==> violet: inputs <==
## WaveGenerator
module WaveGenerator #(N = 32, M = 16)(
  input clk,
  input rst,
  input chirp_reverse,             
  input [7:0] chirp_delay,         
  input [N-1:0] chirp_min_ctrl,    
  input [N-1:0] chirp_max_ctrl,    
  input [N-1:0] chirp_inc_rate,    
  input [N-1:0] chirp_div_rate,    
  output reg [M-1:0] waveform     
);
Settings: LEC_CHECK=0, CAP_MARGIN=20, CORE_MARGIN=2, CORE_UTILIZATION=71, CTS_CLUSTER_SIZE=62, HOLD_SLACK_MARGIN=-0.1, PLACE_DENSITY=0.79, SLEW_MARGIN=20; clock period 4.43 ns.
run.sh (not shown) runs the stock make flow with config.mk's settings and CLKGATE_MAP_FILE=.
==> tundra: changes against violet <==
==> flow/config.mk (replaced) <==
export PLATFORM = sky130hd
export DESIGN_NAME = WaveGenerator
export DESIGN_NICKNAME = WaveGenerator
export VERILOG_FILES = /design/flow/design.v
export SDC_FILE = /design/flow/constraint.sdc
export NUM_CORES = 4
export LEC_CHECK = 0
export CAP_MARGIN = 20
export CORE_ASPECT_RATIO = 1.77
export CORE_MARGIN = 2
export CORE_UTILIZATION = 52
export CTS_CLUSTER_DIAMETER = 371
export CTS_CLUSTER_SIZE = 98
export PLACE_DENSITY = 0.42
export SETUP_SLACK_MARGIN = -0.6
export SLEW_MARGIN = 20
==> flow/constraint.sdc (replaced) <==
create_clock -name core_clock -period 6.0 [get_ports {clk}]
set_input_delay 1.2000 -clock core_clock [delete_from_list [all_inputs] [get_ports {clk}]]
set_output_delay 1.2000 -clock core_clock [all_outputs]
set_load 0.01 [all_outputs]
==> qor.csv <==
stage;metric;value;unit
status;tool error;[ERROR GRT-0232] Routing congestion too high. Check the congestion heatmap in the GUI.;
status;status;stopped before the end;
status;Halt Stage;5_1_grt;
floorplanning;Die Y;142;um
the above is filed under violet

==> qor.csv <==
stage;metric;value;unit
clock_tree;H-tree Lvls;4;
cells_and_area;Final Cell Area;16000;sq um
cells_and_area;Seq/total area;19.2;%
final_timing;relative slew slack;38.6;%
status;status;finished clean;
floorplanning;Die Y;218;um
power;Static Leak;6.88;nW
the above is filed under tundra


==> inputs of 09-16 <==
==> flow/design.v <==
module NCO #(N = 32)(
  input clk,                  
  input rst,                  
  input [N-1:0] ctrl,         
  output reg [15:0] sin_out   
);
reg [N-1:0] phase;
always @(posedge clk) begin
  if (rst)
    phase <= {N{1'b0}};
  else
    phase <= phase + ctrl;
end
reg [5:0] sin_lut_sel;
reg [15:0] sin_lut_val;
always @(*) begin
  sin_lut_sel <= phase[N-2] ? ~(phase[N-3:N-8]-1'b1) : phase[N-3:N-8];
  if (phase[N-2] & ~|phase[N-3:N-8]) begin
    sin_out <= phase[N-1] ? 16'b10000000_00000001 : 16'b01111111_11111111;
  end else begin
    sin_out <= phase[N-1] ? (~sin_lut_val+1'b1) : sin_lut_val;    
  end
  case(sin_lut_sel)
    6'h00 : sin_lut_val <= 16'h0000;
    6'h01 : sin_lut_val <= 16'h0324;
    6'h02 : sin_lut_val <= 16'h0648;
    6'h03 : sin_lut_val <= 16'h096A;
    6'h04 : sin_lut_val <= 16'h0C8C;
    6'h05 : sin_lut_val <= 16'h0FAB;
    6'h06 : sin_lut_val <= 16'h12C8;
    6'h07 : sin_lut_val <= 16'h15E2;
    6'h08 : sin_lut_val <= 16'h18F9;
    6'h09 : sin_lut_val <= 16'h1C0B;
    6'h0A : sin_lut_val <= 16'h1F1A;
    6'h0B : sin_lut_val <= 16'h2223;
    6'h0C : sin_lut_val <= 16'h2528;
    6'h0D : sin_lut_val <= 16'h2826;
    6'h0E : sin_lut_val <= 16'h2B1F;
    6'h0F : sin_lut_val <= 16'h2E11;
    6'h10 : sin_lut_val <= 16'h30FB;
    6'h11 : sin_lut_val <= 16'h33DF;
    6'h12 : sin_lut_val <= 16'h36BA;
    6'h13 : sin_lut_val <= 16'h398C;
    6'h14 : sin_lut_val <= 16'h3C56;
    6'h15 : sin_lut_val <= 16'h3F17;
    6'h16 : sin_lut_val <= 16'h41CE;
    6'h17 : sin_lut_val <= 16'h447A;
    6'h18 : sin_lut_val <= 16'h471C;
    6'h19 : sin_lut_val <= 16'h49B4;
    6'h1A : sin_lut_val <= 16'h4C3F;
    6'h1B : sin_lut_val <= 16'h4EBF;
    6'h1C : sin_lut_val <= 16'h5133;
    6'h1D : sin_lut_val <= 16'h539B;
    6'h1E : sin_lut_val <= 16'h55F5;
    6'h1F : sin_lut_val <= 16'h5842;
    6'h20 : sin_lut_val <= 16'h5A82;
    6'h21 : sin_lut_val <= 16'h5CB3;
    6'h22 : sin_lut_val <= 16'h5ED7;
    6'h23 : sin_lut_val <= 16'h60EB;
    6'h24 : sin_lut_val <= 16'h62F1;
    6'h25 : sin_lut_val <= 16'h64E8;
    6'h26 : sin_lut_val <= 16'h66CF;
    6'h27 : sin_lut_val <= 16'h68A6;
    6'h28 : sin_lut_val <= 16'h6A6D;
    6'h29 : sin_lut_val <= 16'h6C23;
    6'h2A : sin_lut_val <= 16'h6DC9;
    6'h2B : sin_lut_val <= 16'h6F5E;
    6'h2C : sin_lut_val <= 16'h70E2;
    6'h2D : sin_lut_val <= 16'h7254;
    6'h2E : sin_lut_val <= 16'h73B5;
    6'h2F : sin_lut_val <= 16'h7504;
    6'h30 : sin_lut_val <= 16'h7641;
    6'h31 : sin_lut_val <= 16'h776B;
    6'h32 : sin_lut_val <= 16'h7884;
    6'h33 : sin_lut_val <= 16'h7989;
    6'h34 : sin_lut_val <= 16'h7A7C;
    6'h35 : sin_lut_val <= 16'h7B5C;
    6'h36 : sin_lut_val <= 16'h7C29;
    6'h37 : sin_lut_val <= 16'h7CE3;
    6'h38 : sin_lut_val <= 16'h7D89;
    6'h39 : sin_lut_val <= 16'h7E1D;
    6'h3A : sin_lut_val <= 16'h7E9C;
    6'h3B : sin_lut_val <= 16'h7F09;
    6'h3C : sin_lut_val <= 16'h7F61;
    6'h3D : sin_lut_val <= 16'h7FA6;
    6'h3E : sin_lut_val <= 16'h7FD8;
    6'h3F : sin_lut_val <= 16'h7FF5;
  endcase
end
endmodule
module Chirp #(N = 32)(
  input clk,
  input rst,
  input [7:0] delay,           
  input reverse,               
  input [N-1:0] min_ctrl,      
  input [N-1:0] max_ctrl,      
  input [N-1:0] inc_rate,      
  input [N-1:0] div_rate,      
  output reg nco_reset,        
  output reg [N-1:0] nco_ctrl  
);
wire [N-1:0] stt_ctrl;
wire [N-1:0] end_ctrl;
wire end_flag;
assign stt_ctrl = reverse ? max_ctrl : min_ctrl;
assign end_ctrl = reverse ? min_ctrl : max_ctrl;
assign end_flag = reverse ? (nco_ctrl <= end_ctrl) : (nco_ctrl >= end_ctrl);
reg [N-1:0] rate_count;
reg [7:0] delay_count;
always @(posedge clk) begin
  if (rst) begin
    rate_count <= {N{1'b0}};
    delay_count <= 4'b0;
    nco_reset <= 1'b1;
    nco_ctrl <= {N{1'b0}};
  end else begin
    if (end_flag) begin
      nco_ctrl <= stt_ctrl;
      rate_count <= rate_count + 1'b1;
    end else if (rate_count >= div_rate) begin
      nco_ctrl <= reverse ? nco_ctrl - inc_rate : nco_ctrl + inc_rate;
      rate_count <= {N{1'b0}};
    end else
      rate_count <= rate_count + 1'b1;
    if (end_flag) begin
      if (delay_count >= delay)
        delay_count <= 8'b0;
      else
        delay_count <= delay_count + 1'b1;
    end
    nco_reset <= |delay_count;
  end
end
endmodule
module WaveGenerator #(N = 32, M = 16)(
  input clk,
  input rst,
  input chirp_reverse,             
  input [7:0] chirp_delay,         
  input [N-1:0] chirp_min_ctrl,    
  input [N-1:0] chirp_max_ctrl,    
  input [N-1:0] chirp_inc_rate,    
  input [N-1:0] chirp_div_rate,    
  output reg [M-1:0] waveform     
);
reg nco_reset;
reg [N-1:0] nco_ctrl;
wire chirp_nco_reset;
wire [N-1:0] chirp_nco_ctrl;
wire [15:0] sin_out;
always @(posedge clk) begin
  nco_ctrl <= chirp_nco_ctrl;
  nco_reset <= chirp_nco_reset;
  waveform <= sin_out;
end
NCO #(.N(N)) NCO0 (
  .clk     ( clk       ),  
  .rst     ( nco_reset ),  
  .ctrl    ( nco_ctrl  ),  
  .sin_out ( sin_out   )  
);
Chirp #(.N(N)) Chirp0 (
  .clk       ( clk             ),  
  .rst       ( rst             ),  
  .delay     ( chirp_delay     ),  
  .reverse   ( chirp_reverse   ),  
  .min_ctrl  ( chirp_min_ctrl  ),  
  .max_ctrl  ( chirp_max_ctrl  ),  
  .inc_rate  ( chirp_inc_rate  ),  
  .div_rate  ( chirp_div_rate  ),  
  .nco_reset ( chirp_nco_reset ),  
  .nco_ctrl  ( chirp_nco_ctrl  )   
);
endmodule
==> flow/run.sh <==
#!/bin/bash
# the make line also repeats each setting of config.mk as NAME=value (left out here)
make -C /OpenROAD-flow-scripts/flow DESIGN_CONFIG=/design/flow/config.mk WORK_HOME=/design/flow/orfs CLKGATE_MAP_FILE= finish
==> flow/config.mk <==
export PLATFORM = sky130hd
export DESIGN_NAME = WaveGenerator
export DESIGN_NICKNAME = WaveGenerator
export VERILOG_FILES = /design/flow/design.v
export SDC_FILE = /design/flow/constraint.sdc
export NUM_CORES = 4
export LEC_CHECK = 0
export CAP_MARGIN = 20
export CORE_MARGIN = 2
export CORE_UTILIZATION = 70
export CTS_CLUSTER_SIZE = 62
export SETUP_SLACK_MARGIN = 1.29
export SLEW_MARGIN = 20
==> flow/constraint.sdc <==
create_clock -name core_clock -period 4.43 [get_ports {clk}]
set_input_delay 0.8860 -clock core_clock [delete_from_list [all_inputs] [get_ports {clk}]]
set_output_delay 0.8860 -clock core_clock [all_outputs]
set_load 0.01 [all_outputs]
==> 11-02: changes against 09-16 <==
ABC_AREA = 1   (was default)
CORE_UTILIZATION = 40   (was 70)
CTS_CLUSTER_DIAMETER = 101   (was default)
CTS_CLUSTER_SIZE = default   (was 62)
SETUP_SLACK_MARGIN = default   (was 1.29)
SLEW_MARGIN = 25   (was 20)
==> flow/constraint.sdc (replaced) <==
create_clock -name core_clock -period 6.0 [get_ports {clk}]
set_input_delay 1.2000 -clock core_clock [delete_from_list [all_inputs] [get_ports {clk}]]
set_output_delay 1.2000 -clock core_clock [all_outputs]
set_load 0.01 [all_outputs]
==> impl_summary.log <==
[flow] final metrics
[metrics] status: complete, no violations
[metrics] top logic cell family in the synthesized netlist: simple AND/OR/NAND/NOR gates
[metrics] routability-driven placement congestion ratio: between 0.9 and 1
[metrics] Adders+Majority by Area: between 10 and 15%
[metrics] share of synthesized cell area in and, or, nand and nor gates: between 30% and 40%
[metrics] top cells, area: sky130_fd_sc_hd__dfxtp_1, sky130_fd_sc_hd__nand2_1, sky130_fd_sc_hd__ha_1, sky130_fd_sc_hd__inv_1, sky130_fd_sc_hd__nor2_1
[metrics] aoi share: between 10% and 20%
[metrics] area of the mapped netlist: ~0.014 mm^2
[metrics] number of placed instances, taps included: approximately 2,800
[metrics] worst setup slack before clock tree synthesis: around 0.62 ns
[metrics] effective utilization at floorplan: about two fifths
[metrics] area of the placeable core: 0.0345 mm^2
[metrics] list of most frequent post-synthesis cells: sky130_fd_sc_hd__nand2_1, sky130_fd_sc_hd__inv_1, sky130_fd_sc_hd__nor2_1
[metrics] die height: 191 um
[metrics] Post-Syn Area per Cell: roughly 6.2 um^2
[metrics] estimated wirelength of the detail-placed design: about 35 mm
[metrics] Post-Synthesis Net Count: 2,529
(the above is from 11-02)
==> impl_summary.log <==
[report] implementation figures
[metrics] status: aborted with a tool error
[metrics] last step reached: 4_1_cts
[metrics] error text reported by the tool: [ERROR DPL-0038] Utilization greater than 100%, impossible to legalize
[metrics] die height: approximately 140 um
[metrics] Post-Synthesis Net Count: 1,982
[metrics] estimated wirelength of the detail-placed design: 30.7 mm
[metrics] Post-Syn Area per Cell: ~8.0 um^2
[metrics] aoi share: 24.4%
[metrics] area of the placeable core: ~0.019 mm^2
[metrics] share of synthesized cell area in and, or, nand and nor gates: 19.3%
[metrics] effective utilization at floorplan: 71.7%
[metrics] area of the mapped netlist: 0.0135 mm^2
[metrics] list of most frequent post-synthesis cells: sky130_fd_sc_hd__nor2_1, sky130_fd_sc_hd__ha_1, sky130_fd_sc_hd__dfxtp_1
[metrics] worst setup slack before clock tree synthesis: -0.478 ns
[metrics] Adders+Majority by Area: between 10% and 20%
[metrics] number of placed instances, taps included: approximately 2,100
[metrics] routability-driven placement congestion ratio: just under 1
(the above is from 09-16)
No activity file was given, so power comes from the tool's default toggle rates.
